--- flow/constraint.sdc ---
create_clock -name core_clock -period 15.0 [get_ports {clk}]
set_input_delay 3.0000 -clock core_clock [delete_from_list [all_inputs] [get_ports {clk}]]
set_output_delay 3.0000 -clock core_clock [all_outputs]
set_load 0.01 [all_outputs]
--- flow/run.sh ---
#!/bin/bash
# the make line also repeats each setting of config.mk as NAME=value (left out here)
make -C /OpenROAD-flow-scripts/flow DESIGN_CONFIG=/design/flow/config.mk WORK_HOME=/design/flow/orfs CLKGATE_MAP_FILE= finish
--- flow/design.v ---
`default_nettype none
`timescale 1ns / 1ps
module mul #(
    WIDTH=25,   
    FBITS=20    
    )(
    input wire signed [WIDTH-1:0] a,    
    input wire signed [WIDTH-1:0] b,    
    output reg signed [WIDTH-1:0] val   
    );
    localparam IBITS = WIDTH - FBITS;     
    localparam MSB = 2*WIDTH - IBITS - 1;  
    localparam LSB = WIDTH - IBITS;        
    localparam HALF = {1'b1, {FBITS-1{1'b0}}}; 
    reg sig_diff;   
    reg signed [WIDTH-1:0] a1, b1;   
    reg signed [WIDTH-1:0] prod_t;   
    reg signed [2*WIDTH-1:0] prod;   
    reg [FBITS-1:0] rbits;           
    reg round;   
    reg even;    
    reg signed [WIDTH-1:0] u_result;    
    always @(*) begin
        sig_diff = a[WIDTH-1] ^ b[WIDTH-1];
        a1 = a[WIDTH-1] ? -a : a;    
        b1 = b[WIDTH-1] ? -b : b;    
        prod = a1 * b1;  
        prod_t = prod[MSB:LSB];  
        rbits  = prod[FBITS-1:0];  
        round  = prod[FBITS-1];    
        even  = ~prod[FBITS];      
         u_result = (round && !(even && rbits == HALF)) ? prod_t + 25'b1 : prod_t;  
         val = sig_diff ? -u_result : u_result;
        end
endmodule
`timescale 1ns / 1ps
 module random(
  output wire [31:0] out,
  input wire clk,  
  input wire reset,
  input wire request        
  ); 
  parameter [31:0] mod = 32'b1000_0000_0000_0000_0000_0000_0000_0000;  
  parameter [31:0] a = 32'd22695477;    
  parameter [31:0] c = 32'b1;            
  reg [31:0] temp;              
  reg [63:0] temp1;             
  reg [31:0] temp2;             
  reg [31:0] temp_out;          
  reg [1:0] state;              
always @(posedge clk) begin
        if(state == 2'b00)
            temp1 <= temp * a + c;   
        else if(state == 2'b01)
            temp2 <= temp1 % mod;    
end
always @(posedge clk or posedge reset) begin
        if (reset) begin
            temp <= 32'd13;
            state <= 2'b00;
            temp_out <= 32'd0;
        end
        else begin
            if(state == 2'b00) begin 
                state <= 2'b01;
            end
            else if(state == 2'b01) begin
                state <= 2'b10;
            end
            else begin
                temp <= temp2;         
                if(request) 
                    state <= 2'b00;    
            end
            if (request)
                temp_out <= temp2;
        end
end
assign out = temp_out;
 endmodule
`default_nettype none
`timescale 1ns / 1ps
module barnsley #(
    FP_WIDTH=25,    
    FP_INT=5       
    ) (
    input  wire clk,                                     
    input wire reset,                                    
    output wire [19:0] iter_max,                          
    input wire iter_change,                              
    output reg done,                                     
    output wire complete,                                
    output reg signed [FP_WIDTH-1:0] xn,                 
    output reg signed [FP_WIDTH-1:0] yn
    );
    reg signed [FP_WIDTH-1:0] mul_a_1, mul_b_1, mul_a_2, mul_b_2;
    wire signed [FP_WIDTH-1:0] mul_val_1, mul_val_2;
    mul #(.WIDTH(FP_WIDTH), .FBITS(FP_WIDTH - FP_INT)) mul_inst_0 (
        /*verilator lint_on PINCONNECTEMPTY*/
        .a(mul_a_1),
        .b(mul_b_1),
        .val(mul_val_1)
    );
    mul #(.WIDTH(FP_WIDTH), .FBITS(FP_WIDTH - FP_INT)) mul_inst_1 (
        /*verilator lint_on PINCONNECTEMPTY*/
        .a(mul_a_2),
        .b(mul_b_2),
        .val(mul_val_2)
    );
    wire [31:0] random_out;
    random random_inst(.out(random_out), .clk(clk), .reset(reset), .request(done) );
    reg [19:0] n;
    reg signed [FP_WIDTH-1:0] x;
    reg signed [FP_WIDTH-1:0] y;
    reg [3:0] state;  
    reg [19:0] iter_value;
    reg iter_reg;
    wire iter_button;
    always @(posedge clk) 
    begin
        iter_reg <= iter_change;
    end
    assign iter_button = iter_change & ~iter_reg;
    localparam signed [FP_WIDTH-1:0] FP_0_16 = 25'b0000000101000111101011100;  
    localparam signed [FP_WIDTH-1:0] FP_0_15 = 25'b0000000100110011001100110;  
    localparam signed [FP_WIDTH-1:0] NFP_0_15 = 25'b1111111011001100110011010;  
    localparam signed [FP_WIDTH-1:0] FP_0_85 = 25'b0000011011001100110011001;  
    localparam signed [FP_WIDTH-1:0] FP_0_04 = 25'b0000000001010001111010111;   
    localparam signed [FP_WIDTH-1:0] NFP_0_04 = 25'b1111110011001100110011010;  
    localparam signed [FP_WIDTH-1:0] FP_0_2  = 25'b0000000110011001100110011;   
    localparam signed [FP_WIDTH-1:0] FP_0_23 = 25'b0000000111010111000010100;  
    localparam signed [FP_WIDTH-1:0] FP_0_22 = 25'b0000000111000010100011110;  
    localparam signed [FP_WIDTH-1:0] FP_0_24 = 25'b0000000111101011100001010;  
    localparam signed [FP_WIDTH-1:0] FP_0_26 = 25'b0000001000010100011110101;  
    localparam signed [FP_WIDTH-1:0] NFP_0_26 = 25'b1111110111101011100001011; 
    localparam signed [FP_WIDTH-1:0] FP_0_28 = 25'b0000001000111101011100001;  
    localparam signed [FP_WIDTH-1:0] FP_1_5  = 25'b0000110000000000000000000;  
    assign complete = (n >= iter_value);
    always @(posedge clk or posedge reset) 
    begin
        if (reset) 
            begin
                x <= 0;  y <= 0;
                xn <= 0; yn <= 0;
                n <= 0;  done <= 0;
                state <= 0;
                iter_value <= 1000;
            end
        else if (iter_button) 
            begin
                done <= 0;
                if (iter_value < 10000)
                    iter_value <= iter_value + 3000; 
            end
        else if (complete)
            done <= 0;
        else
            begin
                case (state)
                    4'b0000: 
                    begin
                        done <= 0;
                        state <= 4'b0001;
                    end
                    4'b0001: 
                    begin
                        done <= 0;
                        if (random_out < 32'd21474836)
                                xn <= 0;
                        else if (random_out < 32'd1846835936)
                            begin 
                                mul_a_1 <= x;
                                mul_b_1 <= FP_0_85;  
                                mul_a_2 <= y;
                                mul_b_2 <= FP_0_04;  
                            end
                        else if (random_out < 32'd1997159792)
                            begin 
                                mul_a_1 <= x;
                                mul_b_1 <= FP_0_2;  
                                mul_a_2 <= y;
                                mul_b_2 <= (FP_0_26);  
                            end
                        else 
                            begin
                                mul_a_1 <= x;
                                mul_b_1 <= (FP_0_15);  
                                mul_a_2 <= y;
                                mul_b_2 <= FP_0_28;  
                            end
                        state <= 4'b0010;
                    end
                    4'b0010: 
                    begin
                        done <= 0;
                        if (random_out < 32'd21474836)
                                xn <= 0;
                        else if (random_out < 32'd1846835936)
                            begin
                                xn <= mul_val_1 + mul_val_2; 
                            end
                        else if (random_out < 32'd1997159792)
                            begin 
                                xn <= mul_val_1 - mul_val_2; 
                            end
                        else 
                            begin
                                xn <= -mul_val_1 + mul_val_2;
                            end
                        state <= 4'b0011;
                    end
                    4'b0011: 
                    begin
                        done <= 0;
                        if (random_out < 32'd21474836)
                            begin
                                mul_a_1 <= FP_0_16;  
                                mul_b_1 <= y; 
                            end
                        else if (random_out < 32'd1846835936)
                            begin 
                                mul_a_1 <= x;
                                mul_b_1 <= (FP_0_04);  
                                mul_a_2 <= y;
                                mul_b_2 <= FP_0_85;  
                            end
                        else if (random_out < 32'd1997159792)
                            begin 
                                mul_a_1 <= x;
                                mul_b_1 <= FP_0_23;  
                                mul_a_2 <= y;
                                mul_b_2 <= FP_0_22;  
                            end
                        else 
                            begin
                                mul_a_1 <= x;
                                mul_b_1 <= FP_0_26;  
                                mul_a_2 <= y;
                                mul_b_2 <= FP_0_24;  
                            end
                        state <= 4'b0100;
                    end 
                    4'b0100: 
                    begin
                        done <= 0;
                        if (random_out < 32'd21474836)
                            begin
                                yn <= mul_val_1;
                            end
                        else if (random_out < 32'd1846835936) 
                            begin 
                                yn <= -mul_val_1 + mul_val_2 + FP_1_5;
                            end
                        else if (random_out < 32'd1997159792)
                            begin 
                                yn <= mul_val_1 + mul_val_2 + FP_1_5;
                            end
                        else 
                            begin
                                yn <= mul_val_1 + mul_val_2;
                            end
                        state <= 4'b0101;
                    end                     
                    4'b0101:
                    begin
                        x <= xn;
                        y <= yn;
                        n <= n + 1;
                        done <= 1;
                        state <= 4'b0000;
                    end
                endcase
            end
    end
    assign iter_max = iter_value;
endmodule
--- flow/config.mk ---
export PLATFORM = sky130hd
export DESIGN_NAME = barnsley
export DESIGN_NICKNAME = barnsley
export VERILOG_FILES = /design/flow/design.v
export SDC_FILE = /design/flow/constraint.sdc
export NUM_CORES = 4
export LEC_CHECK = 0
export CAP_MARGIN = 20
export CELL_PAD_IN_SITES_DETAIL_PLACEMENT = 2
export CELL_PAD_IN_SITES_GLOBAL_PLACEMENT = 2
export CORE_MARGIN = 5
export CORE_UTILIZATION = 57
export CTS_CLUSTER_SIZE = 71
export GPL_ROUTABILITY_DRIVEN = 0
export GPL_TIMING_DRIVEN = 0
export HOLD_SLACK_MARGIN = 0.24
export MIN_ROUTING_LAYER = met2
export SETUP_SLACK_MARGIN = 1.9
export SLEW_MARGIN = 20
==> results of run 1 <==
==> metrics by stage <==
step | area [um2] | std cells
after global placement | 72200 | 9167
after floorplan | 69500 | 7471
==> impl_metrics.py, run 1 <==
# Generated from Yosys and OpenROAD reports
metrics = {
    "outcome": {
        "status": "stopped before the end",
        "error_message": "Error: detail_place.tcl, 38 bad optional access",
        "haltStage": "3_5_place_dp",
    },
    "synth": {
        "syn_avg_cell_area_um2": 9.29,
        "synth.yosys.seq_area_share_pct": 14.0,
        "logic_family": "adder cells",
        "synth_chip_area_um2": 69400,
        "synth_top_cell_by_area": "fa_1",
        "ys_sh_simple_pct": 13.2,
        "yosys.area_share.aoi_pct": 8.48,
        "synthesis.area_um2": 69400,
        "yosys.cell_count.top_type": "inv_1",
        "ys_types": 108,
        "top_cell_area_share_pct": 36.5,
        "synth-main-ff-cell": "dfrtp_1",
        "syn_inst": 7469,
        "synthArstFlopShare_pct": 57.7,
        "area_leaders": "fa_1, ha_1, inv_1",
        "synth_flop_count": 359,
        "ys_sh_mux_pct": 1.86,
        "synth-edff-count": 151,
        "yosys_cells": 7469,
        "common_cells": "inv_1, fa_1, nand2_1, ha_1, nor2_1",
        "adder_share_pct": 46.6,
        "yosysWarnings": 3,
        "xor_area_share_pct": 5.18,
    },
    "placed_design": {
        "numPortBuffers": 71,
    },
    "floorplanning": {
        "die_area_um2": 129000,
        "die_y_um": 359,
        "row_count": 128,
        "die_w_um": 359,
        "floorplan.core_util_pct": 57.2,
        "core_um2": 121000,
        "boundaryPins": 75,
    },
}
==> run 2, diff against run 1 <==
CAP_MARGIN = 0   (was 20)
CELL_PAD_IN_SITES_DETAIL_PLACEMENT = 0   (was 2)
CELL_PAD_IN_SITES_GLOBAL_PLACEMENT = not set   (was 2)
CORE_MARGIN = 2   (was 5)
CORE_UTILIZATION = 70   (was 57)
CTS_CLUSTER_DIAMETER = 29   (was not set)
CTS_CLUSTER_SIZE = 77   (was 71)
GPL_ROUTABILITY_DRIVEN = 1   (was 0)
GPL_TIMING_DRIVEN = not set   (was 0)
HOLD_SLACK_MARGIN = not set   (was 0.24)
MAX_ROUTING_LAYER = met4   (was not set)
MIN_ROUTING_LAYER = not set   (was met2)
SETUP_SLACK_MARGIN = 4.33   (was 1.9)
TNS_END_PERCENT = 5   (was not set)
clock period = 17.0 ns   (was 15.0 ns; I/O delays follow)
==> run 2 against run 1 <==
Against the previous run: the run now finishes clean; synthesized cell count is the same; synthesized area unchanged; die size fell by 21%.
==> impl_metrics.py, run 2 <==
# Generated from Yosys and OpenROAD reports
metrics = {
    "sta": {
        "finalCriticalPeriod_ns": 13.76,
        "whs_ns": 0.393,
        "hold_viol": 0,
        "fmax_mhz": 72.7,
        "finalSetupViolations": 0,
        "slew_viol_final": 0,
        "slew_headroom_pct": 19.1,
        "finalSetupTns_ns": 0,
        "tightest_slew_ns": 1.21,
        "finalClockPeriodUsage_pct": 81.0,
        "finClkSkew_ns": 0.0428,
        "rsz0062_at_grt": "true",
    },
    "synth": {
        "yosys.cell_count.top_type": "inv_1",
        "adder_share_pct": 46.6,
        "yosysWarnings": 3,
        "top_cell_area_share_pct": 36.5,
        "logic_family": "adder cells",
        "yosys.area_share.aoi_pct": 8.48,
        "xor_area_share_pct": 5.18,
        "synth_chip_area_um2": 69400,
        "ys_sh_mux_pct": 1.86,
        "syn_inst": 7469,
        "synthesis.area_um2": 69400,
        "synthArstFlopShare_pct": 57.7,
        "synth_flop_count": 359,
        "synth-edff-count": 151,
        "ys_sh_simple_pct": 13.2,
        "synth.yosys.seq_area_share_pct": 14.0,
        "ys_types": 108,
        "common_cells": "inv_1, fa_1, nand2_1, ha_1, nor2_1",
        "syn_avg_cell_area_um2": 9.29,
        "synth_top_cell_by_area": "fa_1",
        "yosys_cells": 7469,
        "area_leaders": "fa_1, ha_1, inv_1",
        "synth-main-ff-cell": "dfrtp_1",
    },
    "detailed_routing": {
        "wl_per_cell_um": 25.8,
        "drc": 0,
        "viasPerCell": 6.35,
        "drtAntennaViolNets": 0,
        "drt_iter0_markers": 6570,
        "wirelength_mm": 233,
        "wl_met1_mm": 83.0,
        "top_layer_used": "met4",
        "dr_total_vias": 57161,
        "met2WireLength_mm": 101,
        "routed-wl-met3_mm": 28.9,
        "first_pass_iters": 6,
    },
    "floorplanning": {
        "core_um2": 98300,
        "floorplan.core_util_pct": 70.6,
        "die_w_um": 319,
        "boundaryPins": 75,
        "row_count": 115,
        "die_area_um2": 102000,
        "die_y_um": 319,
    },
    "placed_design": {
        "numPortBuffers": 71,
        "dp_cells": 8657,
        "hpwl_mm": 177,
        "placed_area_um2": 72200,
        "gp_congestion": 1.08,
    },
    "clock_network": {
        "cts_buffers": 74,
        "clk_latency_ns": 0.67,
        "htree_levels": 3,
        "cts.hold.buffers_added": 0,
        "cts_sinks": 359,
        "clk_path_buf_depth": 3,
        "clk_pin_slew_ns": 0.06,
        "cts-root-buf": "clkbuf_16",
        "cts_tree": "done",
    },
    "hold_path": {
        "min_path_cells": 0,
        "hp-start": "random_inst.temp1[0]$_DFFE_PP_",
        "whs_endpoint": "random_inst.temp2[0]$_DFFE_PP_",
        "hold_class": "flip-flop to flip-flop",
    },
    "layout": {
        "postLayoutCellArea_um2": 78600,
        "fillers": 6191,
        "finalNetCount": 9469,
        "area_growth_syn_to_layout_pct": 13.3,
        "seqCellArea_um2": 9750,
        "final_cells": 9005,
        "combGateArea_um2": 55200,
    },
    "worst_setup_path": {
        "max_stage_delay_ns": 0.67,
        "worstPathArrival_ns": 14.27,
        "cp-end-kind": "flip-flop",
        "critPathRequiredTime_ns": 17.51,
        "path_depth": 50,
        "cp_common_cell": "fa_1",
        "r2r-start": "mul_a_2[6]$_DFFE_PP_",
        "start_kind": "flip-flop",
        "crit_path_top_delay_cell": "nor3_1",
        "path_max_fanout": 8,
        "worst-path-buf-inv": 6,
        "r2r_end": "yn[24]$_DFFE_PP0P_",
        "endpoint": "yn[24]$_DFFE_PP0P_",
        "crit_type": "flip-flop to flip-flop",
        "critPathTopFamily": "adder cells",
        "r2r_slack_ns": 3.24,
        "rr_worst_depth": 50,
        "critPathLaunch": "mul_a_2[6]$_DFFE_PP_",
    },
    "grt": {
        "grt_use_total_pct": 48.3,
        "antenna_found_initial": 17,
        "grt_max_degree": 96,
        "grt_overflow": 0,
        "grt_pass1_vias": 60461,
        "grt_first_pass_wirelength_mm": 356,
    },
    "run": {
        "max_cap_viol_count": 0,
        "warnings": 81,
    },
    "outcome": {
        "status": "finished clean",
    },
}
run 2: what timing repair did:
| item | 4_1_cts | 5_1_grt |
|---|---|---|
| cloned | 5 | 0 |
| setup endpoints to repair | 41 | 31 |
| pin swaps | 122 | 51 |
| gates resized | 348 | 71 |
| buffers inserted | 163 | 21 |
run 2: final cells by class:
| type | count | share of cell area (%) |
|---|---|---|
| sequential | 359 | 12.4 |
| inverter | 1678 | 8.06 |
| antenna | 18 | 0.0573 |
| timing repair buffer | 368 | 3.94 |
| clock inverter | 59 | 0.939 |
| tap | 1287 | 2.05 |
| multi-input combinational | 5156 | 70.2 |
| timing repair inverter | 1 | 0.00636 |
| clock buffer | 79 | 2.40 |
run 2: layer usage:
layer / up-vias / track usage (%)
li1: 23626 / -
met1: 28304 / 59.5
met2: 3978 / 69.5
met3: 1253 / 14.1
met4: 0 / 32.1
met5: - / -
run 2: metrics by stage:
step           worst slack (ns)  util [%]
2_1_floorplan              4.33         -
3_3_place_gp               2.12      73.4
3_5_place_dp               1.80      73.5
4_1_cts                    3.89      79.4
5_1_grt                    2.75      80.0
6_report                   3.24      80.0
==> run 3, diff against run 2 <==
CELL_PAD_IN_SITES_DETAIL_PLACEMENT = 1   (was 0)
CORE_MARGIN = 9   (was 2)
CTS_CLUSTER_DIAMETER = 382   (was 29)
GPL_ROUTABILITY_DRIVEN = 0   (was 1)
MIN_ROUTING_LAYER = met2   (was not set)
SETUP_SLACK_MARGIN = not set   (was 4.33)
SLEW_MARGIN = 10   (was 20)
clock period = 11.9 ns   (was 17.0 ns; I/O delays follow)
==> run 3 against run 2 <==
Against the previous run: the run now fails in 3_5_place_dp; synthesized cell count unchanged; synthesized area unchanged; die size increased by 9.0%.
==> impl_metrics.py, run 3 <==
# Generated from Yosys and OpenROAD reports
metrics = {
    "outcome": {
        "status": "stopped before the end",
        "haltStage": "3_5_place_dp",
        "error_message": "[ERROR DPL-0033] detailed placement checks failed during check placement.",
    },
    "placed_design": {
        "numPortBuffers": 71,
    },
    "synth": {
        "synthArstFlopShare_pct": 57.7,
        "synth-edff-count": 151,
        "synth_flop_count": 359,
        "synth.yosys.seq_area_share_pct": 14.0,
        "synth_chip_area_um2": 69400,
        "synth_top_cell_by_area": "fa_1",
        "top_cell_area_share_pct": 36.5,
        "syn_inst": 7469,
        "area_leaders": "fa_1, ha_1, inv_1",
        "ys_types": 108,
        "ys_sh_simple_pct": 13.2,
        "logic_family": "adder cells",
        "syn_avg_cell_area_um2": 9.29,
        "yosysWarnings": 3,
        "yosys.area_share.aoi_pct": 8.48,
        "synth-main-ff-cell": "dfrtp_1",
        "synthesis.area_um2": 69400,
        "common_cells": "inv_1, fa_1, nand2_1, ha_1, nor2_1",
        "xor_area_share_pct": 5.18,
        "yosys.cell_count.top_type": "inv_1",
        "ys_sh_mux_pct": 1.86,
        "yosys_cells": 7469,
        "adder_share_pct": 46.6,
    },
    "floorplanning": {
        "row_count": 115,
        "floorplan.core_util_pct": 70.5,
        "boundaryPins": 75,
        "die_y_um": 333,
        "die_area_um2": 111000,
        "die_w_um": 333,
        "core_um2": 98400,
    },
}
-- run 3: metrics by stage --
step	setup TNS (ns)	area (um2)	cells	hold WS, ns
after floorplan	-4.63	69700	7471	0.400
after global placement	-11.45	80900	9821	0.388
==> run 4, diff against run 3 <==
CAP_MARGIN = 20   (was 0)
CORE_MARGIN = 2   (was 9)
CORE_UTILIZATION = 62   (was 70)
CTS_CLUSTER_DIAMETER = not set   (was 382)
CTS_CLUSTER_SIZE = not set   (was 77)
GPL_ROUTABILITY_DRIVEN = 1   (was 0)
MAX_ROUTING_LAYER = not set   (was met4)
PLACE_DENSITY_LB_ADDON = 0.17   (was not set)
SLEW_MARGIN = 20   (was 10)
TNS_END_PERCENT = 10   (was 5)
clock period = 11.0 ns   (was 11.9 ns; I/O delays follow)
==> run 4 against run 3 <==
Against the previous run: the run again fails in 3_5_place_dp; synthesized area did not move; die size rose by 3.5%; synthesized cell count did not move.
==> impl_metrics.py, run 4 <==
# Generated from Yosys and OpenROAD reports
metrics = {
    "synth": {
        "synth_flop_count": 359,
        "syn_inst": 7469,
        "adder_share_pct": 46.6,
        "ys_types": 108,
        "synth_top_cell_by_area": "fa_1",
        "synthArstFlopShare_pct": 57.7,
        "yosys_cells": 7469,
        "yosysWarnings": 3,
        "yosys.area_share.aoi_pct": 8.48,
        "common_cells": "inv_1, fa_1, nand2_1, ha_1, nor2_1",
        "ys_sh_mux_pct": 1.86,
        "synth.yosys.seq_area_share_pct": 14.0,
        "ys_sh_simple_pct": 13.2,
        "synth-edff-count": 151,
        "synth-main-ff-cell": "dfrtp_1",
        "xor_area_share_pct": 5.18,
        "synthesis.area_um2": 69400,
        "logic_family": "adder cells",
        "top_cell_area_share_pct": 36.5,
        "area_leaders": "fa_1, ha_1, inv_1",
        "syn_avg_cell_area_um2": 9.29,
        "synth_chip_area_um2": 69400,
        "yosys.cell_count.top_type": "inv_1",
    },
    "floorplanning": {
        "floorplan.core_util_pct": 62.6,
        "die_y_um": 339,
        "row_count": 122,
        "die_area_um2": 115000,
        "core_um2": 111000,
        "die_w_um": 339,
        "boundaryPins": 75,
    },
    "outcome": {
        "status": "stopped before the end",
        "haltStage": "3_5_place_dp",
        "error_message": "[ERROR DPL-0033] detailed placement checks failed during check placement.",
    },
    "placed_design": {
        "gp_congestion": 1.15,
        "numPortBuffers": 71,
    },
}
==> run 4: through the flow <==
stage	cell area (um2)	hold slack (ns)	worst slack [ns]
2_1_floorplan	69800	0.400	-1.66
3_3_place_gp	82000	0.388	-2.13
==> run 5, diff against run 4 <==
CAP_MARGIN = 15   (was 20)
CELL_PAD_IN_SITES_DETAIL_PLACEMENT = not set   (was 1)
CORE_UTILIZATION = 72   (was 62)
CTS_CLUSTER_DIAMETER = 208   (was not set)
CTS_CLUSTER_SIZE = 34   (was not set)
GPL_ROUTABILITY_DRIVEN = not set   (was 1)
MIN_ROUTING_LAYER = not set   (was met2)
PLACE_DENSITY_LB_ADDON = not set   (was 0.17)
TNS_END_PERCENT = not set   (was 10)
clock period = 12.2 ns   (was 11.0 ns; I/O delays follow)
==> run 5 against run 4 <==
Against the previous run: the flow stops in 5_1_grt; synthesized area did not move; synthesized cell count stayed put; die size decreased by 14%.
==> impl_metrics.py, run 5 <==
# Generated from Yosys and OpenROAD reports
metrics = {
    "outcome": {
        "status": "stopped before the end",
        "haltStage": "5_1_grt",
    },
    "clock_network": {
        "cts-root-buf": "clkbuf_16",
        "clk_path_buf_depth": 3,
        "cts_sinks": 359,
        "htree_levels": 1,
        "cts_buffers": 14,
        "cts.hold.buffers_added": 0,
    },
    "synth": {
        "yosys_cells": 7469,
        "yosys.area_share.aoi_pct": 8.48,
        "yosysWarnings": 3,
        "adder_share_pct": 46.6,
        "area_leaders": "fa_1, ha_1, inv_1",
        "synth_flop_count": 359,
        "synth-edff-count": 151,
        "ys_types": 108,
        "synth_chip_area_um2": 69400,
        "synthesis.area_um2": 69400,
        "top_cell_area_share_pct": 36.5,
        "synthArstFlopShare_pct": 57.7,
        "ys_sh_simple_pct": 13.2,
        "logic_family": "adder cells",
        "yosys.cell_count.top_type": "inv_1",
        "synth_top_cell_by_area": "fa_1",
        "xor_area_share_pct": 5.18,
        "ys_sh_mux_pct": 1.86,
        "syn_inst": 7469,
        "syn_avg_cell_area_um2": 9.29,
        "synth-main-ff-cell": "dfrtp_1",
        "synth.yosys.seq_area_share_pct": 14.0,
        "common_cells": "inv_1, fa_1, nand2_1, ha_1, nor2_1",
    },
    "floorplanning": {
        "row_count": 113,
        "die_y_um": 314,
        "boundaryPins": 75,
        "floorplan.core_util_pct": 72.8,
        "core_um2": 95300,
        "die_area_um2": 98900,
        "die_w_um": 314,
    },
    "placed_design": {
        "gp_congestion": 1.05,
        "placed_area_um2": 80600,
        "hpwl_mm": 202,
        "numPortBuffers": 71,
    },
}
## run 5: metrics by stage
| stage | TNS (ns) | worst slack (ns) | cells |
|---|---|---|---|
| 2_1_floorplan | -1.65 | -0.455 | 7471 |
| 3_3_place_gp | -10.80 | -1.09 | 9772 |
| 3_5_place_dp | -17.58 | -1.37 | 9772 |
| 4_1_cts | -5.10 | -0.786 | 9862 |
## run 5: what timing repair did
item | in CTS
buffers inserted | 72
resized | 308
pin swaps | 183
endpoints found under the setup margin | 27
==> run 6, diff against run 5 <==
ABC_AREA = 1   (was not set)
CAP_MARGIN = 20   (was 15)
CORE_ASPECT_RATIO = 0.5   (was not set)
CTS_CLUSTER_DIAMETER = 397   (was 208)
CTS_CLUSTER_SIZE = 95   (was 34)
PLACE_DENSITY = 0.4   (was not set)
SETUP_SLACK_MARGIN = 2.02   (was not set)
TNS_END_PERCENT = 5   (was not set)
clock period = 8.85 ns   (was 12.2 ns; I/O delays follow)
==> run 6 against run 5 <==
Against the previous run: the flow again stops in 5_1_grt; synthesized area rose by 5.1%; synthesized cell count rose by 25%; die size rose by 5.2%.
==> impl_metrics.py, run 6 <==
# Generated from Yosys and OpenROAD reports
metrics = {
    "grt": {
        "grt_overflow": 402,
        "grt_use_total_pct": 70.6,
    },
    "synth": {
        "ys_sh_mux_pct": 0.262,
        "yosys_cells": 9329,
        "yosysWarnings": 3,
        "synthesis.area_um2": 72900,
        "adder_share_pct": 44.4,
        "synth.yosys.seq_area_share_pct": 13.4,
        "synth_flop_count": 359,
        "area_leaders": "fa_1, inv_1, nand2_1",
        "synth_top_cell_by_area": "fa_1",
        "synth-edff-count": 151,
        "ys_sh_simple_pct": 20.0,
        "syn_avg_cell_area_um2": 7.82,
        "synth-main-ff-cell": "dfrtp_1",
        "top_cell_area_share_pct": 34.7,
        "common_cells": "inv_1, nand2_1, fa_1, nor2_1, ha_1",
        "xor_area_share_pct": 3.19,
        "syn_inst": 9329,
        "yosys.cell_count.top_type": "inv_1",
        "yosys.area_share.aoi_pct": 4.84,
        "logic_family": "adder cells",
        "synth_chip_area_um2": 72900,
        "ys_types": 70,
        "synthArstFlopShare_pct": 57.7,
    },
    "placed_design": {
        "hpwl_mm": 239,
        "numPortBuffers": 71,
        "place_ws_ns": -3.53,
        "placed_area_um2": 88200,
        "gp_congestion": 1.08,
    },
    "clock_network": {
        "htree_levels": 1,
        "cts.hold.buffers_added": 0,
        "cts-root-buf": "clkbuf_16",
        "clk_path_buf_depth": 3,
        "cts_sinks": 359,
        "cts_buffers": 7,
    },
    "floorplanning": {
        "core_um2": 100000,
        "die_w_um": 454,
        "row_count": 82,
        "die_area_um2": 104000,
        "die_y_um": 229,
        "boundaryPins": 75,
        "floorplan.core_util_pct": 72.8,
    },
    "outcome": {
        "error_message": "[ERROR GRT-0116] Global routing finished with congestion. Check the congestion regions in the DRC Viewer.",
        "haltStage": "5_1_grt",
        "status": "stopped before the end",
    },
}
[run 6: what timing repair did]
action,4_1_cts
gates resized,166
setup endpoints to repair,55
pin swaps,43
gates cloned,0
buffers inserted,22
[run 6: stage by stage]
| step | instances | TNS, ns |
|---|---|---|
| floorplan | 9331 | -54.74 |
| global placement | 12154 | -99.06 |
| detailed placement | 12154 | -119.12 |
| CTS | 12185 | -101.98 |
[run 6: per-layer routing]
layer	overflow	track usage (%)
met5	2	28.6
met4	157	66.8
met3	10	51.1
met2	220	89.1
met1	13	72.9
==> run 7, diff against run 6 <==
ABC_AREA = not set   (was 1)
CAP_MARGIN = 0   (was 20)
CELL_PAD_IN_SITES_DETAIL_PLACEMENT = 0   (was not set)
CORE_ASPECT_RATIO = not set   (was 0.5)
CTS_CLUSTER_DIAMETER = 29   (was 397)
CTS_CLUSTER_SIZE = 36   (was 95)
GPL_ROUTABILITY_DRIVEN = 1   (was not set)
HOLD_SLACK_MARGIN = -0.09   (was not set)
MAX_ROUTING_LAYER = met4   (was not set)
PLACE_DENSITY = 0.67   (was 0.4)
SETUP_SLACK_MARGIN = 3.39   (was 2.02)
clock period = 14.0 ns   (was 8.85 ns; I/O delays follow)
==> run 7 against run 6 <==
Against the previous run: the run now finishes clean; synthesized area fell by 4.8%; die size fell by 4.9%; synthesized cell count fell by 20%.
==> impl_metrics.py, run 7 <==
# Generated from Yosys and OpenROAD reports
metrics = {
    "outcome": {
        "status": "finished clean",
    },
    "hold_path": {
        "hold_class": "flip-flop to flip-flop",
        "whs_endpoint": "random_inst.temp2[20]$_DFFE_PP_",
        "min_path_cells": 0,
        "hp-start": "random_inst.temp1[20]$_DFFE_PP_",
    },
    "synth": {
        "logic_family": "adder cells",
        "ys_sh_mux_pct": 1.86,
        "syn_inst": 7469,
        "ys_sh_simple_pct": 13.2,
        "adder_share_pct": 46.6,
        "synth-edff-count": 151,
        "top_cell_area_share_pct": 36.5,
        "yosysWarnings": 3,
        "area_leaders": "fa_1, ha_1, inv_1",
        "yosys.area_share.aoi_pct": 8.48,
        "synthArstFlopShare_pct": 57.7,
        "yosys.cell_count.top_type": "inv_1",
        "synth-main-ff-cell": "dfrtp_1",
        "synth_chip_area_um2": 69400,
        "yosys_cells": 7469,
        "ys_types": 108,
        "xor_area_share_pct": 5.18,
        "synth_top_cell_by_area": "fa_1",
        "synth_flop_count": 359,
        "synth.yosys.seq_area_share_pct": 14.0,
        "common_cells": "inv_1, fa_1, nand2_1, ha_1, nor2_1",
        "syn_avg_cell_area_um2": 9.29,
        "synthesis.area_um2": 69400,
    },
    "grt": {
        "grt_use_total_pct": 50.9,
        "grt_pass1_vias": 63228,
        "antenna_found_initial": 16,
        "grt_first_pass_wirelength_mm": 366,
        "grt_max_degree": 85,
        "grt_overflow": 0,
    },
    "run": {
        "max_cap_viol_count": 0,
        "warnings": 83,
    },
    "worst_setup_path": {
        "r2r-start": "mul_a_2[12]$_DFFE_PP_",
        "r2r_end": "yn[24]$_DFFE_PP0P_",
        "cp_common_cell": "inv_1",
        "rr_worst_depth": 47,
        "max_stage_delay_ns": 0.71,
        "crit_path_top_delay_cell": "nor4_1",
        "path_max_fanout": 14,
        "crit_type": "flip-flop to flip-flop",
        "worst-path-buf-inv": 11,
        "critPathTopFamily": "adder cells",
        "path_depth": 47,
        "start_kind": "flip-flop",
        "critPathRequiredTime_ns": 14.56,
        "endpoint": "yn[24]$_DFFE_PP0P_",
        "cp-end-kind": "flip-flop",
        "r2r_slack_ns": 0.58,
        "worstPathArrival_ns": 13.98,
        "critPathLaunch": "mul_a_2[12]$_DFFE_PP_",
    },
    "layout": {
        "finalNetCount": 9673,
        "area_growth_syn_to_layout_pct": 16.1,
        "fillers": 4991,
        "postLayoutCellArea_um2": 80600,
    },
    "placed_design": {
        "gp_congestion": 1.09,
        "numPortBuffers": 71,
        "hpwl_mm": 181,
        "placed_area_um2": 73200,
    },
    "clock_network": {
        "cts_tree": "done",
        "clk_pin_slew_ns": 0.05,
        "cts_buffers": 79,
        "clk_path_buf_depth": 3,
        "clk_latency_ns": 0.69,
        "cts-root-buf": "clkbuf_16",
        "cts_sinks": 359,
        "htree_levels": 3,
        "cts.hold.buffers_added": 0,
    },
    "detailed_routing": {
        "wirelength_mm": 249,
        "first_pass_iters": 21,
        "wl_per_cell_um": 27.1,
        "drc": 0,
        "viasPerCell": 6.53,
        "drtAntennaViolNets": 0,
        "dr_total_vias": 59998,
        "drt_iter0_markers": 7619,
    },
    "sta": {
        "slew_viol_final": 0,
        "rsz0062_at_grt": "true",
        "fmax_mhz": 74.5,
        "tightest_slew_ns": 1.31,
        "whs_ns": 0.411,
        "hold_viol": 0,
        "finClkSkew_ns": 0.0656,
        "finalSetupTns_ns": 0,
        "finalSetupViolations": 0,
        "finalCriticalPeriod_ns": 13.42,
        "slew_headroom_pct": 12.6,
        "finalClockPeriodUsage_pct": 95.9,
    },
    "floorplanning": {
        "die_w_um": 314,
        "die_area_um2": 98900,
        "row_count": 113,
        "boundaryPins": 75,
        "core_um2": 95300,
        "floorplan.core_util_pct": 72.8,
        "die_y_um": 314,
    },
}
-- run 7: repair_timing --
action | 4_1_cts | 5_1_grt
setup endpoints to repair | 48 | 48
buffers inserted | 146 | 79
gates cloned | 1 | 1
resized | 356 | 199
pin swaps | 147 | 92
-- run 7: metrics by stage --
stage | cells | utilization, % | worst slack [ns]
floorplan | 7471 | - | 1.34
global placement | 8799 | 76.8 | 0.235
detailed placement | 8799 | 76.8 | 0.0838
CTS | 9094 | 82.8 | 1.19
global route | 9191 | 84.6 | 0.170
finish | 9195 | 84.6 | 0.579
-- run 7: layer usage --
layer	GRT usage [%]	vias up	part of all wire, %
met3	14.8	1816	13
met1	57.0	29125	32
met4	37.3	0	10
met5	-	-	0
li1	-	24033	-
met2	78.0	5024	45
-- run 7: area by class of cell --
| cell class | instances | area, um2 | area share (%) |
|---|---|---|---|
| Multi-Input combinational cell | 5154 | 55400 | 68.8 |
| Sequential cell | 359 | 9750 | 12.1 |
| Inverter | 1678 | 6320 | 7.84 |
| Timing Repair Buffer | 570 | 4670 | 5.80 |
| Clock buffer | 89 | 2060 | 2.55 |
| Tap cell | 1265 | 1580 | 1.96 |
| Clock inverter | 59 | 716 | 0.888 |
| Antenna cell | 21 | 52.6 | 0.0652 |
==> run 8, diff against run 7 <==
CAP_MARGIN = 20   (was 0)
CELL_PAD_IN_SITES_DETAIL_PLACEMENT = not set   (was 0)
CTS_CLUSTER_DIAMETER = 28   (was 29)
CTS_CLUSTER_SIZE = 14   (was 36)
GPL_ROUTABILITY_DRIVEN = not set   (was 1)
HOLD_SLACK_MARGIN = -0.05   (was -0.09)
PLACE_DENSITY = not set   (was 0.67)
PLACE_DENSITY_LB_ADDON = 0.24   (was not set)
SETUP_SLACK_MARGIN = 2.54   (was 3.39)
clock period = 10.5 ns   (was 14.0 ns; I/O delays follow)
==> run 8 against run 7 <==
Against the previous run: the flow now stops in 5_1_grt; die size unchanged; synthesized area unchanged; synthesized cell count unchanged.
==> impl_metrics.py, run 8 <==
# Generated from Yosys and OpenROAD reports
metrics = {
    "outcome": {
        "status": "stopped before the end",
        "haltStage": "5_1_grt",
        "error_message": "[ERROR GRT-0232] Routing congestion too high. Check the congestion heatmap in the GUI.",
    },
    "synth": {
        "synth_flop_count": 359,
        "yosys.area_share.aoi_pct": 8.48,
        "top_cell_area_share_pct": 36.5,
        "synth-edff-count": 151,
        "xor_area_share_pct": 5.18,
        "yosys.cell_count.top_type": "inv_1",
        "adder_share_pct": 46.6,
        "logic_family": "adder cells",
        "yosys_cells": 7469,
        "syn_avg_cell_area_um2": 9.29,
        "syn_inst": 7469,
        "synth.yosys.seq_area_share_pct": 14.0,
        "synthArstFlopShare_pct": 57.7,
        "area_leaders": "fa_1, ha_1, inv_1",
        "common_cells": "inv_1, fa_1, nand2_1, ha_1, nor2_1",
        "synth_top_cell_by_area": "fa_1",
        "synthesis.area_um2": 69400,
        "ys_sh_mux_pct": 1.86,
        "yosysWarnings": 3,
        "ys_sh_simple_pct": 13.2,
        "ys_types": 108,
        "synth-main-ff-cell": "dfrtp_1",
        "synth_chip_area_um2": 69400,
    },
    "placed_design": {
        "dp_cells": 9917,
        "placed_area_um2": 81900,
        "place_ws_ns": -2.69,
        "numPortBuffers": 71,
        "gp_congestion": 1.10,
        "hpwl_mm": 197,
    },
    "floorplanning": {
        "core_um2": 95300,
        "die_w_um": 314,
        "floorplan.core_util_pct": 72.8,
        "boundaryPins": 75,
        "row_count": 113,
        "die_y_um": 314,
        "die_area_um2": 98900,
    },
    "clock_network": {
        "cts-root-buf": "clkbuf_16",
        "cts_buffers": 75,
        "cts_sinks": 359,
        "htree_levels": 3,
        "clk_path_buf_depth": 3,
        "cts.hold.buffers_added": 0,
    },
    "grt": {
        "grt_use_total_pct": 69.6,
        "grt_overflow": 11,
    },
}
==> run 8: per-layer routing <==
metal	GRT usage [%]	GRT overflow
met1	67.8	0
met2	89.3	5
met3	48.8	0
met4	65.0	6
met5	-	-
==> run 8: what timing repair did <==
action | 4_1_cts
pin swaps | 72
gates resized | 171
setup endpoints to repair | 50
buffers inserted | 41
cloned | 0
endpoints found under the hold margin | 0
==> run 9, diff against run 8 <==
CELL_PAD_IN_SITES_DETAIL_PLACEMENT = 2   (was not set)
CELL_PAD_IN_SITES_GLOBAL_PLACEMENT = 2   (was not set)
CORE_MARGIN = 5   (was 2)
CORE_UTILIZATION = 57   (was 72)
CTS_CLUSTER_DIAMETER = not set   (was 28)
CTS_CLUSTER_SIZE = 71   (was 14)
GPL_TIMING_DRIVEN = 0   (was not set)
HOLD_SLACK_MARGIN = not set   (was -0.05)
MAX_ROUTING_LAYER = not set   (was met4)
PLACE_DENSITY_LB_ADDON = not set   (was 0.24)
SETUP_SLACK_MARGIN = 1.9   (was 2.54)
TNS_END_PERCENT = not set   (was 5)
clock period = 15.0 ns   (was 10.5 ns; I/O delays follow)
==> run 9 against run 8 <==
Against the previous run: the run fails in 3_5_place_dp; synthesized area is the same; synthesized cell count is the same; die size grew 30%.
==> impl_metrics.py, run 9 <==
# Generated from Yosys and OpenROAD reports
metrics = {
    "synth": {
        "synth-main-ff-cell": "dfrtp_1",
        "yosys_cells": 7469,
        "ys_sh_mux_pct": 1.86,
        "yosys.area_share.aoi_pct": 8.48,
        "synthesis.area_um2": 69400,
        "synth_chip_area_um2": 69400,
        "common_cells": "inv_1, fa_1, nand2_1, ha_1, nor2_1",
        "synthArstFlopShare_pct": 57.7,
        "synth_top_cell_by_area": "fa_1",
        "xor_area_share_pct": 5.18,
        "ys_types": 108,
        "adder_share_pct": 46.6,
        "logic_family": "adder cells",
        "top_cell_area_share_pct": 36.5,
        "synth_flop_count": 359,
        "syn_inst": 7469,
        "syn_avg_cell_area_um2": 9.29,
        "synth-edff-count": 151,
        "synth.yosys.seq_area_share_pct": 14.0,
        "yosys.cell_count.top_type": "inv_1",
        "ys_sh_simple_pct": 13.2,
        "area_leaders": "fa_1, ha_1, inv_1",
        "yosysWarnings": 3,
    },
    "outcome": {
        "haltStage": "3_5_place_dp",
        "status": "stopped before the end",
        "error_message": "[ERROR DPL-0033] detailed placement checks failed during check placement.",
    },
    "floorplanning": {
        "core_um2": 121000,
        "die_w_um": 359,
        "row_count": 128,
        "floorplan.core_util_pct": 57.2,
        "die_area_um2": 129000,
        "boundaryPins": 75,
        "die_y_um": 359,
    },
    "placed_design": {
        "gp_congestion": 0.988,
        "numPortBuffers": 71,
    },
}
-- run 9: through the flow --
step	setup TNS [ns]
floorplan	0
global placement	-33.10
==> run 10, diff against run 9 <==
CELL_PAD_IN_SITES_DETAIL_PLACEMENT = not set   (was 2)
CELL_PAD_IN_SITES_GLOBAL_PLACEMENT = not set   (was 2)
CORE_MARGIN = 2   (was 5)
CORE_UTILIZATION = 72   (was 57)
CTS_CLUSTER_DIAMETER = 28   (was not set)
CTS_CLUSTER_SIZE = 99   (was 71)
GPL_TIMING_DRIVEN = not set   (was 0)
MAX_ROUTING_LAYER = met4   (was not set)
PLACE_DENSITY = 0.35   (was not set)
SETUP_SLACK_MARGIN = 2.54   (was 1.9)
TNS_END_PERCENT = 5   (was not set)
clock period = 10.5 ns   (was 15.0 ns; I/O delays follow)
==> run 10 against run 9 <==
Against the previous run: the run fails in 5_1_grt; synthesized area unchanged; synthesized cell count unchanged; die size decreased by 23%.
==> impl_metrics.py, run 10 <==
# Generated from Yosys and OpenROAD reports
metrics = {
    "synth": {
        "ys_types": 108,
        "synth_flop_count": 359,
        "yosys.cell_count.top_type": "inv_1",
        "synth-main-ff-cell": "dfrtp_1",
        "xor_area_share_pct": 5.18,
        "synth-edff-count": 151,
        "adder_share_pct": 46.6,
        "synth_top_cell_by_area": "fa_1",
        "synth.yosys.seq_area_share_pct": 14.0,
        "synthArstFlopShare_pct": 57.7,
        "logic_family": "adder cells",
        "ys_sh_mux_pct": 1.86,
        "yosysWarnings": 3,
        "yosys.area_share.aoi_pct": 8.48,
        "area_leaders": "fa_1, ha_1, inv_1",
        "synthesis.area_um2": 69400,
        "ys_sh_simple_pct": 13.2,
        "top_cell_area_share_pct": 36.5,
        "syn_avg_cell_area_um2": 9.29,
        "yosys_cells": 7469,
        "syn_inst": 7469,
        "synth_chip_area_um2": 69400,
        "common_cells": "inv_1, fa_1, nand2_1, ha_1, nor2_1",
    },
    "placed_design": {
        "numPortBuffers": 71,
        "dp_cells": 9937,
        "hpwl_mm": 209,
        "placed_area_um2": 82200,
        "place_ws_ns": -3.23,
        "gp_congestion": 1.08,
    },
    "outcome": {
        "error_message": "[ERROR GRT-0116] Global routing finished with congestion. Check the congestion regions in the DRC Viewer.",
        "haltStage": "5_1_grt",
        "status": "stopped before the end",
    },
    "clock_network": {
        "cts.hold.buffers_added": 0,
        "cts_buffers": 90,
        "htree_levels": 3,
        "clk_path_buf_depth": 3,
        "cts-root-buf": "clkbuf_16",
        "cts_sinks": 359,
    },
    "floorplanning": {
        "die_w_um": 314,
        "core_um2": 95300,
        "row_count": 113,
        "die_y_um": 314,
        "floorplan.core_util_pct": 72.8,
        "boundaryPins": 75,
        "die_area_um2": 98900,
    },
    "grt": {
        "grt_use_total_pct": 85.2,
        "grt_overflow": 1515,
    },
}
run 10: what timing repair did:
| item | 4_1_cts |
|---|---|
| resized | 253 |
| endpoints found under the setup margin | 50 |
| buffers inserted | 58 |
| pin swaps | 114 |
run 10: metal layers:
layer | overflow | track usage, %
met5 | - | -
met4 | 447 | 86.9
met3 | 69 | 69.5
met2 | 943 | 100
met1 | 56 | 81.9
run 10: per-stage QoR:
step,TNS (ns)
2_1_floorplan,-42.98
3_3_place_gp,-69.99
3_5_place_dp,-80.65
4_1_cts,-69.60
==> run 11, diff against run 10 <==
CORE_UTILIZATION = 58   (was 72)
CTS_CLUSTER_DIAMETER = not set   (was 28)
CTS_CLUSTER_SIZE = not set   (was 99)
MAX_ROUTING_LAYER = not set   (was met4)
PLACE_DENSITY = not set   (was 0.35)
TNS_END_PERCENT = not set   (was 5)
==> run 11 against run 10 <==
Against the previous run: now fails the layout checks on setup timing; synthesized area unchanged; die size grew 24%; synthesized cell count unchanged.
==> impl_metrics.py, run 11 <==
# Generated from Yosys and OpenROAD reports
metrics = {
    "synth": {
        "syn_inst": 7469,
        "ys_sh_mux_pct": 1.86,
        "yosysWarnings": 3,
        "top_cell_area_share_pct": 36.5,
        "area_leaders": "fa_1, ha_1, inv_1",
        "yosys.area_share.aoi_pct": 8.48,
        "syn_avg_cell_area_um2": 9.29,
        "synth_top_cell_by_area": "fa_1",
        "ys_types": 108,
        "adder_share_pct": 46.6,
        "yosys_cells": 7469,
        "synth.yosys.seq_area_share_pct": 14.0,
        "logic_family": "adder cells",
        "yosys.cell_count.top_type": "inv_1",
        "xor_area_share_pct": 5.18,
        "synthArstFlopShare_pct": 57.7,
        "synth_flop_count": 359,
        "ys_sh_simple_pct": 13.2,
        "synth_chip_area_um2": 69400,
        "synthesis.area_um2": 69400,
        "synth-main-ff-cell": "dfrtp_1",
        "synth-edff-count": 151,
        "common_cells": "inv_1, fa_1, nand2_1, ha_1, nor2_1",
    },
    "outcome": {
        "status": "failed layout checks",
        "so.violations": "setup timing",
    },
    "worst_setup_path": {
        "start_kind": "flip-flop",
        "critPathLaunch": "mul_a_1[11]$_DFFE_PP_",
        "max_stage_delay_ns": 0.57,
        "r2r_end": "yn[23]$_DFFE_PP0P_",
        "critPathTopFamily": "adder cells",
        "critPathRequiredTime_ns": 10.99,
        "r2r-start": "mul_a_1[11]$_DFFE_PP_",
        "cp-end-kind": "flip-flop",
        "r2r_slack_ns": -2.33,
        "path_max_fanout": 6,
        "crit_type": "flip-flop to flip-flop",
        "path_depth": 50,
        "worst-path-buf-inv": 11,
        "worstPathArrival_ns": 13.32,
        "crit_path_top_delay_cell": "or4_4",
        "endpoint": "yn[23]$_DFFE_PP0P_",
        "rr_worst_depth": 50,
    },
    "grt": {
        "grt_util_met1_pct": 47.5,
        "grt_overflow": 0,
        "grt_first_pass_wirelength_mm": 350,
        "grt_use_total_pct": 37.5,
        "gr-usage-met3_pct": 6.51,
        "grt-busiest-layer": "met2",
        "antenna_found_initial": 5,
        "grt_max_degree": 136,
        "use_met2_pct": 63.7,
        "grt_pass1_vias": 62383,
    },
    "clock_network": {
        "clk_pin_slew_ns": 0.07,
        "cts.hold.buffers_added": 0,
        "cts-root-buf": "clkbuf_16",
        "clk_path_buf_depth": 3,
        "htree_levels": 2,
        "cts_tree": "done",
        "cts_sinks": 359,
        "clk_latency_ns": 0.61,
        "cts_buffers": 37,
    },
    "placed_design": {
        "numPortBuffers": 71,
        "place_ws_ns": -2.92,
        "gp_congestion": 0.975,
        "hpwl_mm": 190,
        "placed_area_um2": 83100,
        "dp_cells": 10295,
    },
    "sta": {
        "finalCriticalPeriod_ns": 12.83,
        "setup_slack_ns": -2.33,
        "rsz0062_at_grt": "true",
        "hold_viol": 0,
        "finalClockPeriodUsage_pct": 122,
        "fmax_mhz": 77.9,
        "tightest_slew_ns": 1.11,
        "finalSetupTns_ns": -58.49,
        "slew_viol_final": 0,
        "slew_headroom_pct": 26.1,
        "whs_ns": 0.403,
        "finalSetupViolations": 43,
        "finClkSkew_ns": 0.0363,
    },
    "floorplanning": {
        "boundaryPins": 75,
        "floorplan.core_util_pct": 58.6,
        "die_y_um": 350,
        "die_area_um2": 122000,
        "row_count": 126,
        "die_w_um": 350,
        "core_um2": 118000,
    },
    "layout": {
        "postLayoutCellArea_um2": 88500,
        "combGateArea_um2": 55600,
        "final_cells": 10520,
        "finalNetCount": 10722,
        "fin_util_pct": 74.7,
        "area_growth_syn_to_layout_pct": 27.5,
        "seqCellArea_um2": 9750,
        "fillers": 8689,
    },
    "detailed_routing": {
        "drt_iter0_markers": 4155,
        "first_pass_iters": 6,
        "antennaDiodeCount": 0,
        "dr_total_vias": 58480,
        "wl_per_cell_um": 21.5,
        "wirelength_mm": 226,
        "viasPerCell": 5.56,
        "drtAntennaViolNets": 0,
        "drc": 0,
    },
    "hold_path": {
        "whs_endpoint": "iter_value[19]$_DFFE_PP0P_",
        "min_path_cells": 0,
        "hp-start": "iter_value[19]$_DFFE_PP0P_",
        "hold_class": "flip-flop to flip-flop",
    },
    "run": {
        "warnings": 83,
        "max_cap_viol_count": 0,
    },
}
==> run 11: final cells by class <==
class / count / share of cell area, %
inverters: 1678 / 7.17
flip-flops and latches: 359 / 11.0
clock buffers: 49 / 1.23
repair buffers: 1663 / 15.2
clock inverters: 19 / 0.291
well taps: 1600 / 2.26
multi-input cells: 5152 / 62.8
==> run 11: routing by layer <==
metal  routed length (um)  vias to the layer above
met5                   43                        -
met4                11200                       10
met3                17600                      617
met2               110000                     2312
met1                87000                    29436
li1                     -                    26105
==> run 11: repair_timing <==
item / 4_1_cts / 5_1_grt
setup endpoints to repair: 50 / 50
gates resized: 383 / 250
pin swaps: 175 / 156
setup buffers: 104 / 52
==> run 12, diff against run 11 <==
CAP_MARGIN = 0   (was 20)
CELL_PAD_IN_SITES_DETAIL_PLACEMENT = 0   (was not set)
CORE_UTILIZATION = 70   (was 58)
CTS_CLUSTER_DIAMETER = 29   (was not set)
CTS_CLUSTER_SIZE = 36   (was not set)
GPL_ROUTABILITY_DRIVEN = 1   (was not set)
MAX_ROUTING_LAYER = met4   (was not set)
SETUP_SLACK_MARGIN = 3.39   (was 2.54)
TNS_END_PERCENT = 5   (was not set)
clock period = 14.5 ns   (was 10.5 ns; I/O delays follow)
==> run 12 against run 11 <==
Against the previous run: now clean on timing, DRC and antenna; final cell count is 14% lower; die size is 17% lower; hold slack better by 0.0042 ns; cell area is 11% lower; core utilization is 5.4 points higher.
==> impl_metrics.py, run 12 <==
# Generated from Yosys and OpenROAD reports
metrics = {
    "synth": {
        "ys_sh_simple_pct": 13.2,
        "ys_types": 108,
        "adder_share_pct": 46.6,
        "synth_chip_area_um2": 69400,
        "synth-main-ff-cell": "dfrtp_1",
        "syn_inst": 7469,
        "yosys.cell_count.top_type": "inv_1",
        "synthesis.area_um2": 69400,
        "synth-edff-count": 151,
        "ys_sh_mux_pct": 1.86,
        "synth.yosys.seq_area_share_pct": 14.0,
        "synthArstFlopShare_pct": 57.7,
        "area_leaders": "fa_1, ha_1, inv_1",
        "common_cells": "inv_1, fa_1, nand2_1, ha_1, nor2_1",
        "yosys_cells": 7469,
        "logic_family": "adder cells",
        "synth_top_cell_by_area": "fa_1",
        "yosys.area_share.aoi_pct": 8.48,
        "yosysWarnings": 3,
        "top_cell_area_share_pct": 36.5,
        "xor_area_share_pct": 5.18,
        "syn_avg_cell_area_um2": 9.29,
        "synth_flop_count": 359,
    },
    "worst_setup_path": {
        "path_max_fanout": 14,
        "cp_common_cell": "fa_1",
        "path_depth": 48,
        "r2r_end": "xn[17]$_DFFE_PP0P_",
        "worstPathArrival_ns": 14.08,
        "critPathLaunch": "mul_a_2[5]$_DFFE_PP_",
        "rr_worst_depth": 48,
        "r2r-start": "mul_a_2[5]$_DFFE_PP_",
        "endpoint": "xn[17]$_DFFE_PP0P_",
        "critPathRequiredTime_ns": 15.06,
        "crit_type": "flip-flop to flip-flop",
        "r2r_slack_ns": 0.98,
        "max_stage_delay_ns": 0.72,
        "start_kind": "flip-flop",
        "worst-path-buf-inv": 8,
        "critPathTopFamily": "AND-OR/OR-AND gates",
        "cp-end-kind": "flip-flop",
        "crit_path_top_delay_cell": "o41ai_1",
    },
    "clock_network": {
        "cts_sinks": 359,
        "clk_path_buf_depth": 3,
        "cts_buffers": 77,
        "htree_levels": 3,
        "cts_tree": "done",
        "clk_latency_ns": 0.66,
        "clk_pin_slew_ns": 0.06,
        "cts-root-buf": "clkbuf_16",
    },
    "grt": {
        "grt_first_pass_wirelength_mm": 352,
        "grt_max_degree": 84,
        "antenna_found_initial": 15,
        "grt_pass1_vias": 60508,
        "grt_overflow": 0,
        "grt_use_total_pct": 47.5,
    },
    "placed_design": {
        "hpwl_mm": 181,
        "place_ws_ns": 0.262,
        "placed_area_um2": 72700,
        "numPortBuffers": 71,
        "dp_cells": 8757,
        "gp_congestion": 1.07,
    },
    "detailed_routing": {
        "wirelength_mm": 232,
        "drc": 0,
        "dr_total_vias": 57025,
        "first_pass_iters": 7,
        "drtAntennaViolNets": 0,
        "wl_per_cell_um": 25.6,
        "viasPerCell": 6.28,
        "drt_iter0_markers": 6720,
    },
    "sta": {
        "hold_viol": 0,
        "whs_ns": 0.407,
        "slew_viol_final": 0,
        "finalSetupViolations": 0,
        "finClkSkew_ns": 0.0373,
        "finalCriticalPeriod_ns": 13.52,
        "tightest_slew_ns": 1.25,
        "finalClockPeriodUsage_pct": 93.2,
        "fmax_mhz": 74.0,
        "setup_slack_ns": 0.981,
        "rsz0062_at_grt": "true",
        "slew_headroom_pct": 16.0,
        "finalSetupTns_ns": 0,
    },
    "layout": {
        "seqCellArea_um2": 9750,
        "fillers": 5951,
        "final_cells": 9077,
        "postLayoutCellArea_um2": 78700,
        "combGateArea_um2": 54700,
        "finalNetCount": 9533,
        "fin_util_pct": 80.1,
        "area_growth_syn_to_layout_pct": 13.4,
    },
    "run": {
        "max_cap_viol_count": 0,
        "warnings": 81,
    },
    "floorplanning": {
        "row_count": 115,
        "floorplan.core_util_pct": 70.6,
        "die_w_um": 319,
        "die_area_um2": 102000,
        "die_y_um": 319,
        "boundaryPins": 75,
        "core_um2": 98300,
    },
    "hold_path": {
        "min_path_cells": 0,
        "hp-start": "iter_value[19]$_DFFE_PP0P_",
        "hold_class": "flip-flop to flip-flop",
        "whs_endpoint": "iter_value[19]$_DFFE_PP0P_",
    },
    "outcome": {
        "status": "finished clean",
    },
}
-- run 12: area by class of cell --
type,instances,area share (%)
Clock inverter,50,0.850
Inverter,1678,8.03
Multi-Input combinational cell,5152,69.5
Antenna cell,23,0.0731
Sequential cell,359,12.4
Clock buffer,94,2.66
Tap cell,1287,2.05
Timing Repair Buffer,434,4.51
-- run 12: repair_timing --
action,CTS,global route
pin swaps,90,60
buffers inserted,107,45
hold endpoints to repair,0,0
setup endpoints to repair,45,45
hold buffers,0,0
resized,294,106
-- run 12: layer usage --
| layer | GRT usage (%) | part of all wire, % |
|---|---|---|
| met2 | 71.1 | 45 |
| met4 | 25.3 | 6.9 |
| met1 | 57.8 | 35 |
| met3 | 15.1 | 13 |
| met5 | - | 0 |
==> run 13, diff against run 12 <==
CAP_MARGIN = 20   (was 0)
CELL_PAD_IN_SITES_DETAIL_PLACEMENT = not set   (was 0)
CORE_UTILIZATION = 40   (was 70)
CTS_CLUSTER_DIAMETER = not set   (was 29)
CTS_CLUSTER_SIZE = not set   (was 36)
GPL_ROUTABILITY_DRIVEN = not set   (was 1)
MAX_ROUTING_LAYER = not set   (was met4)
SETUP_SLACK_MARGIN = not set   (was 3.39)
TNS_END_PERCENT = not set   (was 5)
clock period = 15.0 ns   (was 14.5 ns; I/O delays follow)
==> run 13 against run 12 <==
Against the previous run: die size grew 74%; routed wire length down 7.8%; synthesized area unchanged; final cell count grew 8.7%; core utilization shrank 36 points; global-route usage fell by 23 points; first-iteration DRC count is 40% lower; flip-flop count unchanged; cell area decreased by 3.9%; critical path depth grew 2; register-to-register slack worse by 0.44 ns; largest cell class unchanged.
==> impl_metrics.py, run 13 <==
# Generated from Yosys and OpenROAD reports
metrics = {
    "detailed_routing": {
        "top_layer_used": "met5",
        "first_pass_iters": 6,
        "drc": 0,
        "viasPerCell": 5.28,
        "wl_met1_mm": 88.8,
        "drtAntennaViolNets": 0,
        "wirelength_mm": 214,
        "wl_per_cell_um": 21.7,
        "routed-wl-met3_mm": 13.5,
        "drt_iter0_markers": 4046,
        "dr_total_vias": 52161,
        "met2WireLength_mm": 100,
    },
    "sta": {
        "whs_ns": 0.409,
        "tightest_slew_ns": 1.18,
        "finalCriticalPeriod_ns": 14.46,
        "fmax_mhz": 69.2,
        "finalSetupViolations": 0,
        "hold_viol": 0,
        "finalClockPeriodUsage_pct": 96.4,
        "slew_headroom_pct": 21.2,
        "setup_slack_ns": 0.540,
        "finClkSkew_ns": 0.0427,
        "slew_viol_final": 0,
        "rsz0062_at_grt": "true",
        "finalSetupTns_ns": 0,
    },
    "hold_path": {
        "whs_endpoint": "iter_value[14]$_DFFE_PP0P_",
        "min_path_cells": 0,
        "hp-start": "iter_value[14]$_DFFE_PP0P_",
        "hold_class": "flip-flop to flip-flop",
    },
    "worst_setup_path": {
        "r2r_end": "yn[24]$_DFFE_PP0P_",
        "max_stage_delay_ns": 0.61,
        "worstPathArrival_ns": 14.92,
        "path_depth": 50,
        "crit_path_top_delay_cell": "or4_1",
        "path_max_fanout": 10,
        "cp-end-kind": "flip-flop",
        "start_kind": "flip-flop",
        "crit_type": "flip-flop to flip-flop",
        "critPathLaunch": "mul_a_2[6]$_DFFE_PP_",
        "r2r-start": "mul_a_2[6]$_DFFE_PP_",
        "worst-path-buf-inv": 8,
        "r2r_slack_ns": 0.54,
        "endpoint": "yn[24]$_DFFE_PP0P_",
        "critPathRequiredTime_ns": 15.46,
        "cp_common_cell": "fa_1",
        "critPathTopFamily": "simple AND/OR/NAND/NOR gates",
        "rr_worst_depth": 50,
    },
    "synth": {
        "yosys.cell_count.top_type": "inv_1",
        "adder_share_pct": 46.6,
        "synth.yosys.seq_area_share_pct": 14.0,
        "yosysWarnings": 3,
        "synthArstFlopShare_pct": 57.7,
        "xor_area_share_pct": 5.18,
        "yosys.area_share.aoi_pct": 8.48,
        "synth_chip_area_um2": 69400,
        "logic_family": "adder cells",
        "common_cells": "inv_1, fa_1, nand2_1, ha_1, nor2_1",
        "ys_sh_simple_pct": 13.2,
        "synth-edff-count": 151,
        "top_cell_area_share_pct": 36.5,
        "yosys_cells": 7469,
        "synth-main-ff-cell": "dfrtp_1",
        "ys_types": 108,
        "ys_sh_mux_pct": 1.86,
        "synthesis.area_um2": 69400,
        "area_leaders": "fa_1, ha_1, inv_1",
        "syn_avg_cell_area_um2": 9.29,
        "synth_flop_count": 359,
        "syn_inst": 7469,
        "synth_top_cell_by_area": "fa_1",
    },
    "layout": {
        "fin_util_pct": 44.0,
        "seqCellArea_um2": 9750,
        "area_growth_syn_to_layout_pct": 9.00,
        "finalNetCount": 9351,
        "final_cells": 9870,
        "combGateArea_um2": 52800,
        "fillers": 16692,
    },
    "clock_network": {
        "clk_latency_ns": 0.62,
        "cts-root-buf": "clkbuf_16",
        "clk_path_buf_depth": 3,
        "cts_tree": "done",
        "cts.hold.buffers_added": 0,
        "cts_sinks": 359,
        "clk_pin_slew_ns": 0.06,
        "cts_buffers": 46,
        "htree_levels": 2,
    },
    "floorplanning": {
        "boundaryPins": 75,
        "row_count": 152,
        "die_area_um2": 177000,
        "die_w_um": 421,
        "die_y_um": 421,
        "core_um2": 172000,
        "floorplan.core_util_pct": 40.4,
    },
    "placed_design": {
        "place_ws_ns": 0.294,
        "gp_congestion": 0.965,
        "hpwl_mm": 178,
        "dp_cells": 9776,
        "numPortBuffers": 71,
    },
    "grt": {
        "grt_pass1_vias": 55419,
        "grt_first_pass_wirelength_mm": 337,
        "grt_use_total_pct": 25.0,
        "antenna_found_initial": 3,
        "grt_max_degree": 72,
        "grt_overflow": 0,
    },
    "run": {
        "warnings": 77,
        "max_cap_viol_count": 0,
    },
    "outcome": {
        "status": "finished clean",
    },
}
[run 13: cell type report]
type	instances	area share (%)
Antenna cell	2	0.00662
Clock buffer	64	1.76
Timing Repair Buffer	283	3.07
Multi-Input combinational cell	5152	69.8
Clock inverter	22	0.311
Tap cell	2310	3.82
Inverter	1678	8.34
Sequential cell	359	12.9
[run 13: repair_timing]
item | CTS | global route
endpoints found under the setup margin | 0 | 13
setup buffers | 0 | 5
gates resized | 0 | 46
endpoints found under the hold margin | 0 | 0
[run 13: layer usage]
metal  global-route usage [%]  up-vias
met5                        0        -
met4                     10.8        2
met3                     2.79      391
met2                     40.9     1856
met1                     33.4    26521
li1                         -    23391
[run 13: stage by stage]
step | instance area (um2)
floorplan | 69400
global placement | 73700
detailed placement | 73800
CTS | 75400
global route | 75700
finish | 75700
